==> job 2045 <==
==> flow/design.v <==
module alu #(parameter DATA_WIDTH = 32, OP = 3)
(
    input wire start,
    input wire clk,
    input wire reset_n,
    input wire [DATA_WIDTH - 1 : 0] A,
    input wire [DATA_WIDTH - 1 : 0] B,
    input wire [OP - 1 : 0] op,
    output reg [DATA_WIDTH - 1 : 0] result,
    output reg done
);
  localparam AND = 3'b000;   
  localparam OR  = 3'b001;   
  localparam ADD = 3'b010;   
  localparam NOP = 3'b011;   
  localparam SUB = 3'b100;   
  localparam MUL = 3'b101;   
  localparam SLT = 3'b110;   
  reg done_reg;
  reg [DATA_WIDTH - 1 : 0] result_reg;
  always @(posedge clk or negedge reset_n) begin
    if (!reset_n) begin
      result_reg <= 32'h00000000;
    end
    else begin
      if(start) begin
        case (op)
          AND: result_reg <=  A & B;
          OR : result_reg <=  A | B;
          ADD: result_reg <=  A + B;
          SUB: result_reg <=  A - B;
          MUL: result_reg <=  A * B;
          SLT: result_reg <= (A < B) ? 32'b1 : 32'b0;
          default: result_reg <= 32'h00000000;
        endcase
      end
    end
  end
  always @(posedge clk or negedge reset_n) begin
    if(!reset_n) begin
      done_reg <= 1'b0;
    end
    else begin
      if(start && (op != NOP)) begin
        done_reg <= 1'b1;
      end
      else begin
        done_reg <= 1'b0;
      end
    end
  end
  always @(posedge clk or negedge reset_n) begin
    if (!reset_n) begin
      done <= 1'b0;
    end
    else begin
      done <= done_reg;
    end
  end
  always @(posedge clk or negedge reset_n) begin
    if (!reset_n) begin
      result <= 32'h00000000;
    end
    else begin
      result <= result_reg;
    end
  end
endmodule
==> flow/run.sh <==
#!/bin/bash
# the make line also repeats each setting of config.mk as NAME=value (left out here)
make -C /OpenROAD-flow-scripts/flow DESIGN_CONFIG=/design/flow/config.mk WORK_HOME=/design/flow/orfs CLKGATE_MAP_FILE= finish
==> flow/config.mk <==
export PLATFORM = sky130hd
export DESIGN_NAME = alu
export DESIGN_NICKNAME = alu
export VERILOG_FILES = /design/flow/design.v
export SDC_FILE = /design/flow/constraint.sdc
export NUM_CORES = 4
export LEC_CHECK = 0
export CAP_MARGIN = 20
export CORE_MARGIN = 2
export CORE_UTILIZATION = 62
export CTS_CLUSTER_DIAMETER = 370
export CTS_CLUSTER_SIZE = 98
export SLEW_MARGIN = 20
==> flow/constraint.sdc <==
create_clock -name core_clock -period 4.04 [get_ports {clk}]
set_input_delay 0.8080 -clock core_clock [delete_from_list [all_inputs] [get_ports {clk}]]
set_output_delay 0.8080 -clock core_clock [all_outputs]
set_load 0.01 [all_outputs]
==> job 9001: changes against job 2045 <==
Settings changed: CORE_UTILIZATION 62 to 64, CTS_CLUSTER_DIAMETER 370 to unset, CTS_CLUSTER_SIZE 98 to 37, HOLD_SLACK_MARGIN set to -0.1, TNS_END_PERCENT set to 5.
==> flow/constraint.sdc (replaced) <==
create_clock -name core_clock -period 7.72 [get_ports {clk}]
set_input_delay 1.5440 -clock core_clock [delete_from_list [all_inputs] [get_ports {clk}]]
set_output_delay 1.5440 -clock core_clock [all_outputs]
set_load 0.01 [all_outputs]
==> job 5108: changes against job 2045 <==
Settings changed: ABC_AREA set to 1, CORE_UTILIZATION 62 to 53, CTS_CLUSTER_DIAMETER 370 to 378, MAX_ROUTING_LAYER set to met4, PLACE_DENSITY set to 0.84.
==> flow/constraint.sdc (replaced) <==
create_clock -name core_clock -period 9.5 [get_ports {clk}]
set_input_delay 1.9000 -clock core_clock [delete_from_list [all_inputs] [get_ports {clk}]]
set_output_delay 1.9000 -clock core_clock [all_outputs]
set_load 0.01 [all_outputs]
==> reports/results.ini <==
[run_status]
outcome = did not finish
haltStage = global routing (5_1_grt)
stop_error = [ERROR GRT-0116] Global routing finished with congestion. Check the congestion regions in the DRC Viewer.

[clock_tree]
cts_resized = 708

[floorplanning]
fp_util_pct = 63.34

Source of the figures above: job 2045

==> reports/results.ini <==
[run_status]
outcome = complete, no violations

[setup_path]
critPathMostFrequentCell = fa_1
r2r_cells = 2

[floorplanning]
die_height_um = 216.9
fp_util_pct = 53.29

[min_path]
min_path_cells = 0
min_to = done$_DFF_PN0_

[routing]
postRouteAntennaNets = 0

Source of the figures above: job 5108

==> reports/results.ini <==
[run_status]
outcome = finished with violations
check.faults = negative setup slack

[logic_synthesis]
synth_flops = 66
simple_gate_share_pct = 15.33

[timing]
setup_slack_ns = -0.6800
report.final.setup_viol = 20

[clock_tree]
cts_resized = 455
insertion_delay_ns = 0.34
post_cts_buffers = 65

[routing]
postRouteAntennaNets = 0

Source of the figures above: job 9001

